==> v27 <==
==> flow/design.v <==
module sort_top (
  input             clk,
  input      [31:0] a, b, c, d, e, f,
  output reg [31:0] m, n, o, p, q, r
);
  reg  [31:0] a_q, b_q, c_q, d_q, e_q, f_q;
  wire [31:0] m_w, n_w, o_w, p_w, q_w, r_w;
  always @(posedge clk) begin
    a_q <= a; b_q <= b; c_q <= c; d_q <= d; e_q <= e; f_q <= f;
    m <= m_w; n <= n_w; o <= o_w; p <= p_w; q <= q_w; r <= r_w;
  end
  sort u_sort (
    .a(a_q), .b(b_q), .c(c_q), .d(d_q), .e(e_q), .f(f_q),
    .m(m_w), .n(n_w), .o(o_w), .p(p_w), .q(q_w), .r(r_w)
  );
endmodule

module sort(
  input [31:0]a,b,c,d,e,f,
  output reg [31:0]m,n,o,p,q,r);
  reg [31:0]mem[5:0];
  reg [31:0]t;
  always@(*)
    begin
      mem[0]=a;
      mem[1]=b;
      mem[2]=c;
      mem[3]=d;
      mem[4]=e;
      mem[5]=f;
      for(int i=0;i<6;i++)
        begin
          for(int j=0;j<5;j++)
            begin
              if(mem[j]<mem[j+1])
                begin
                  t = mem[j];
                  mem[j]=mem[j+1];
                  mem[j+1]=t;
                end
            end
        end
      m=mem[0];
      n=mem[1];
      o=mem[2];
      p=mem[3];
      q=mem[4];
      r=mem[5];
    end
endmodule
==> flow/run.sh <==
#!/bin/bash
# the make line also repeats each setting of config.mk as NAME=value (left out here)
make -C /OpenROAD-flow-scripts/flow DESIGN_CONFIG=/design/flow/config.mk WORK_HOME=/design/flow/orfs CLKGATE_MAP_FILE= finish
==> flow/config.mk <==
export PLATFORM = sky130hd
export DESIGN_NAME = sort_top
export DESIGN_NICKNAME = sort_top
export VERILOG_FILES = /design/flow/design.v
export SDC_FILE = /design/flow/constraint.sdc
export NUM_CORES = 4
export LEC_CHECK = 0
export ABC_AREA = 0
export CAP_MARGIN = 20
export CELL_PAD_IN_SITES_DETAIL_PLACEMENT = 2
export CORE_ASPECT_RATIO = 0.91
export CORE_MARGIN = 6
export CORE_UTILIZATION = 70
export CTS_CLUSTER_DIAMETER = 156
export GPL_TIMING_DRIVEN = 1
export MIN_ROUTING_LAYER = met1
export PLACE_DENSITY_LB_ADDON = 0.03
export SETUP_SLACK_MARGIN = 5.0
export SLEW_MARGIN = 20
==> flow/constraint.sdc <==
create_clock -name core_clock -period 44.0 [get_ports {clk}]
set_input_delay 8.8000 -clock core_clock [delete_from_list [all_inputs] [get_ports {clk}]]
set_output_delay 8.8000 -clock core_clock [all_outputs]
set_load 0.01 [all_outputs]
==> inputs of v18, as changes to v27 <==
==> flow/config.mk (replaced) <==
export PLATFORM = sky130hd
export DESIGN_NAME = sort_top
export DESIGN_NICKNAME = sort_top
export VERILOG_FILES = /design/flow/design.v
export SDC_FILE = /design/flow/constraint.sdc
export NUM_CORES = 4
export LEC_CHECK = 0
export CAP_MARGIN = 20
export CORE_MARGIN = 2
export CORE_UTILIZATION = 57
export HOLD_SLACK_MARGIN = -0.1
export MAX_ROUTING_LAYER = met4
export SETUP_SLACK_MARGIN = -0.25
export SLEW_MARGIN = 20
export TNS_END_PERCENT = 100
==> flow/constraint.sdc (replaced) <==
create_clock -name core_clock -period 39.4 [get_ports {clk}]
set_input_delay 7.8800 -clock core_clock [delete_from_list [all_inputs] [get_ports {clk}]]
set_output_delay 7.8800 -clock core_clock [all_outputs]
set_load 0.01 [all_outputs]
==> inputs of v20, as changes to v27 <==
==> flow/config.mk (replaced) <==
export PLATFORM = sky130hd
export DESIGN_NAME = sort_top
export DESIGN_NICKNAME = sort_top
export VERILOG_FILES = /design/flow/design.v
export SDC_FILE = /design/flow/constraint.sdc
export NUM_CORES = 4
export LEC_CHECK = 0
export ABC_AREA = 1
export CAP_MARGIN = 20
export CELL_PAD_IN_SITES_DETAIL_PLACEMENT = 2
export CORE_MARGIN = 6
export CORE_UTILIZATION = 40
export SLEW_MARGIN = 20
==> inputs of v28, as changes to v27 <==
==> flow/config.mk (replaced) <==
export PLATFORM = sky130hd
export DESIGN_NAME = sort_top
export DESIGN_NICKNAME = sort_top
export VERILOG_FILES = /design/flow/design.v
export SDC_FILE = /design/flow/constraint.sdc
export NUM_CORES = 4
export LEC_CHECK = 0
export CAP_MARGIN = 20
export CORE_MARGIN = 2
export CORE_UTILIZATION = 58
export SLEW_MARGIN = 20
==> flow/constraint.sdc (replaced) <==
create_clock -name core_clock -period 18.7 [get_ports {clk}]
set_input_delay 3.7400 -clock core_clock [delete_from_list [all_inputs] [get_ports {clk}]]
set_output_delay 3.7400 -clock core_clock [all_outputs]
set_load 0.01 [all_outputs]
==> run_results.csv <==
group,metric,value,unit
run_status,outcome,"stopped before the end",
run_status,failing_step,"clock tree synthesis",
run_status,error_line,"[ERROR DPL-0038] Utilization greater than 100%, impossible to legalize",
floorplan,placementRows,108,
yosys,yosys_cells,7270,
yosys,fa_ha_area_share,22.0,%
yosys,yosysTopAreaCellShare,21.9,%
yosys,synth_nets,8354,
floorplan,fp.coreArea,86900,sq um
floorplan,die_h,300,um
floorplan,die_x,300,um
yosys,ys_sh_simple,20.1,%
yosys,yosys_area,50900,sq um
yosys,synth.area.top_cells,"ha_1 (22%), dfxtp_1 (15%), a21oi_1 (9.9%)",
yosys,top_cells_by_count,"a21oi_1 (1,004), ha_1 (891), o21ai_0 (863)",
Source of the figures above: v28

==> run_results.csv <==
group,metric,value,unit
yosys,synth.area.top_cells,"ha_1 (22%), dfxtp_1 (15%), a21oi_1 (9.9%)",
yosys,synth_nets,8354,
floorplan,placementRows,93,
yosys,fa_ha_area_share,22.0,%
yosys,yosys_cells,7270,
floorplan,die_x,295,um
yosys,top_cells_by_count,"a21oi_1 (1,004), ha_1 (891), o21ai_0 (863)",
run_status,error_line,"Error: detail_place.tcl, 38 bad optional access",
floorplan,fp.coreArea,71300,sq um
yosys,yosys_area,50900,sq um
yosys,yosysTopAreaCellShare,21.9,%
yosys,ys_sh_simple,20.1,%
run_status,failing_step,"detailed placement",
yosys,aoi_share,27.1,%
floorplan,die_h,269,um
run_status,outcome,"stopped before the end",
yosys,syn_inst,7270,
yosys,avgSynthCellArea,7.00,sq um
Source of the figures above: v27

==> run_results.csv <==
group,metric,value,unit
run_status,outcome,"stopped before the end",
run_status,failing_step,"global routing",
run_status,error_line,"[ERROR GRT-0116] Global routing finished with congestion. Check the congestion regions in the DRC Viewer.",
yosys,fa_ha_area_share,22.0,%
yosys,ys_sh_simple,20.1,%
floorplan,die_h,303,um
yosys,synth_nets,8354,
floorplan,fp.coreArea,88400,sq um
yosys,synth.area.top_cells,"ha_1 (22%), dfxtp_1 (15%), a21oi_1 (9.9%)",
yosys,yosysTopAreaCellShare,21.9,%
Source of the figures above: v18

==> run_results.csv <==
group,metric,value,unit
yosys,yosys_cells,7817,
yosys,fa_ha_area_share,23.2,%
floorplan,fp.coreArea,119000,sq um
floorplan,die_x,359,um
yosys,ys_sh_simple,28.9,%
yosys,yosys_area,48100,sq um
run_status,failing_step,"detailed placement",
run_status,outcome,"stopped before the end",
floorplan,placementRows,126,
run_status,error_line,"[ERROR DPL-0033] detailed placement checks failed during check placement.",
Source of the figures above: v20

